Design alu_top, start of the top module:
module alu_top (
    input             clk,
    input      [31:0] A,
    input      [31:0] B,
    input      [3:0]  ALU_Sel,
    output reg [31:0] ALU_Out,
    output reg        Carryout,
    output reg        Overflow
);
For scale: about 100 flip-flops.
clock: 3.36 ns
lec_check: 0
abc_area: 1
cap_margin: 0
core_aspect_ratio: 1.03
core_margin: 2
core_utilization: 72
cts_cluster_diameter: 357
cts_cluster_size: 14
gpl_routability_driven: 0
hold_slack_margin: 0.29
min_routing_layer: met1
place_density: 0.6
setup_slack_margin: 0.96
slew_margin: 20
tns_end_percent: 15
run.sh (not shown) runs the stock make flow with config.mk's settings and CLKGATE_MAP_FILE=.
The starting point produced a layout that fails on negative setup slack.
==> next run, changes <==
ABC_AREA = default   (was 1)
CAP_MARGIN = 20   (was 0)
CORE_ASPECT_RATIO = default   (was 1.03)
CTS_CLUSTER_DIAMETER = default   (was 357)
CTS_CLUSTER_SIZE = default   (was 14)
GPL_ROUTABILITY_DRIVEN = default   (was 0)
HOLD_SLACK_MARGIN = default   (was 0.29)
MIN_ROUTING_LAYER = default   (was met1)
PLACE_DENSITY = 0.65   (was 0.6)
SETUP_SLACK_MARGIN = default   (was 0.96)
TNS_END_PERCENT = default   (was 15)
clock period = 6.23 ns   (was 3.36 ns; I/O delays follow)
The new run reached the layout checks and failed them: negative setup slack.
Setup slack improves by 2000 ps.
Worst hold slack improves by 210 ps.
Routed wire length shrinks by about 1.2%.
Clock-buffer cell count is unchanged.
Global-route usage shrinks by 0.46 points.
Via count shrinks by about 14%.
Clock skew grows by 11 ps.
Sequential share of layout area grows by 0.26 points.
Design area shrinks by 5.4%.
==> next run, changes <==
CTS_CLUSTER_DIAMETER = 308   (was default)
CTS_CLUSTER_SIZE = 100   (was default)
PLACE_DENSITY = default   (was 0.65)
TNS_END_PERCENT = 5   (was default)
clock period = 6.12 ns   (was 6.23 ns; I/O delays follow)
The new run ran to the end with violations: negative setup slack.
Area after synthesis is unchanged.
First-iteration DRC count goes down by 29%.
Non-clock buffer count goes down by 9.
Wire length goes down by 10%.
Setup slack gains 40 ps.
Via count goes down by 3.3%.
Synthesized cell count stays the same.
Clock skew goes down by 5.0 ps.
Cell count stays flat.

========
Setup of quartz:
Starting RTL as in the previous note.
clock: 10.2 ns
lec_check: 0
cap_margin: 15
cell_pad_in_sites_detail_placement: 2
core_aspect_ratio: 1.03
core_margin: 2
core_utilization: 55
gpl_routability_driven: 0
min_routing_layer: met1
place_density_lb_addon: 0.2
slew_margin: 20
tns_end_percent: 50
What ended quartz was a tool error in detailed placement (3_5_place_dp); the run never finished.
#### Input delta (xenon over quartz)
Settings: changing TNS_END_PERCENT from 50 to 15; setting PLACE_DENSITY to 0.6 for the first time; changing CORE_MARGIN from 2 to 10; setting CTS_CLUSTER_SIZE to 100 for the first time; removing CELL_PAD_IN_SITES_DETAIL_PLACEMENT (formerly 2); setting CTS_CLUSTER_DIAMETER to 330 for the first time; removing PLACE_DENSITY_LB_ADDON (formerly 0.2).
### Flow results
xenon closes out successfully: all stages finished, all timing, DRC and antenna checks passed. Diff quartz -> xenon: mapped cell area barely changed; count of instantiated cells in the yosys netlist has remained practically unchanged; synthesized chip area reported by yosys has remained practically unchanged. Relative to quartz, height of the die has gone up in xenon. From xenon to quartz, adder-cell share of the synthesized area did not move at all. Between quartz and xenon, the synthesized cell count figures differ only marginally. Total die area in xenon is 8800 um^2 above quartz.

========
Starting RTL as in the previous note.
clock: 8.07 ns
lec_check: 0
cap_margin: 10
cell_pad_in_sites_global_placement: 3
core_margin: 2
core_utilization: 40
cts_cluster_size: 24
hold_slack_margin: 0.02
max_routing_layer: met4
slew_margin: 20
tns_end_percent: 10
The starting point finished with timing, DRC and antenna clean.
Change:
==> flow/config.mk (replaced) <==
export PLATFORM = sky130hd
export DESIGN_NAME = alu_top
export DESIGN_NICKNAME = alu_top
export VERILOG_FILES = /design/flow/design.v
export SDC_FILE = /design/flow/constraint.sdc
export NUM_CORES = 4
export LEC_CHECK = 0
export CAP_MARGIN = 20
export CORE_MARGIN = 2
export CORE_UTILIZATION = 40
export CTS_CLUSTER_SIZE = 27
export GPL_ROUTABILITY_DRIVEN = 0
export HOLD_SLACK_MARGIN = 0.06
export MAX_ROUTING_LAYER = met4
export PLACE_DENSITY = 0.74
export SLEW_MARGIN = 20
==> flow/constraint.sdc (replaced) <==
create_clock -name core_clock -period 9.0 [get_ports {clk}]
set_input_delay 1.8000 -clock core_clock [delete_from_list [all_inputs] [get_ports {clk}]]
set_output_delay 1.8000 -clock core_clock [all_outputs]
set_load 0.01 [all_outputs]
=>
- hold slack improves by 30 ps
- synthesized area does not change
- design area shrinks by 3.6%
- wire length goes down by 17%
Change:
==> flow/config.mk (replaced) <==
export PLATFORM = sky130hd
export DESIGN_NAME = alu_top
export DESIGN_NICKNAME = alu_top
export VERILOG_FILES = /design/flow/design.v
export SDC_FILE = /design/flow/constraint.sdc
export NUM_CORES = 4
export LEC_CHECK = 0
export CAP_MARGIN = 20
export CORE_ASPECT_RATIO = 1.06
export CORE_MARGIN = 2
export CORE_UTILIZATION = 40
export CTS_CLUSTER_DIAMETER = 284
export CTS_CLUSTER_SIZE = 18
export HOLD_SLACK_MARGIN = 0.26
export SLEW_MARGIN = 20
export TNS_END_PERCENT = 40
What happened: Wire length is higher by 4.3%. Via count shrinks by 2.0%. Die size hardly moves. Worst setup slack gets worse by 47 ps. Count of clock-buffer cells in the layout does not change. Maximum frequency drops by 0.55%.
Change:
==> flow/config.mk (replaced) <==
export PLATFORM = sky130hd
export DESIGN_NAME = alu_top
export DESIGN_NICKNAME = alu_top
export VERILOG_FILES = /design/flow/design.v
export SDC_FILE = /design/flow/constraint.sdc
export NUM_CORES = 4
export LEC_CHECK = 0
export ABC_AREA = 1
export CAP_MARGIN = 25
export CELL_PAD_IN_SITES_DETAIL_PLACEMENT = 2
export CORE_MARGIN = 2
export CORE_UTILIZATION = 40
export CTS_CLUSTER_SIZE = 27
export GPL_ROUTABILITY_DRIVEN = 0
export MAX_ROUTING_LAYER = met4
export PLACE_DENSITY = 0.74
export SETUP_SLACK_MARGIN = 0.33
export SLEW_MARGIN = 20
With this change the flow never finished: it broke off in 3_5_place_dp.
Die area grows by a little under a tenth.
Synthesized cell count goes up by a quarter to a third.
Synthesized area went up by a little under a tenth.
Change:
==> flow/config.mk (replaced) <==
export PLATFORM = sky130hd
export DESIGN_NAME = alu_top
export DESIGN_NICKNAME = alu_top
export VERILOG_FILES = /design/flow/design.v
export SDC_FILE = /design/flow/constraint.sdc
export NUM_CORES = 4
export LEC_CHECK = 0
export CAP_MARGIN = 20
export CORE_MARGIN = 2
export CORE_UTILIZATION = 40
export SLEW_MARGIN = 20
==> flow/constraint.sdc (replaced) <==
create_clock -name core_clock -period 8.62 [get_ports {clk}]
set_input_delay 1.7240 -clock core_clock [delete_from_list [all_inputs] [get_ports {clk}]]
set_output_delay 1.7240 -clock core_clock [all_outputs]
set_load 0.01 [all_outputs]
Effect:
- This time the run went through all stages and came out clean
- die size came out lower by 7.3%
- synthesized cell count came out lower by 26%
- synthesized area came out lower by 7.4%
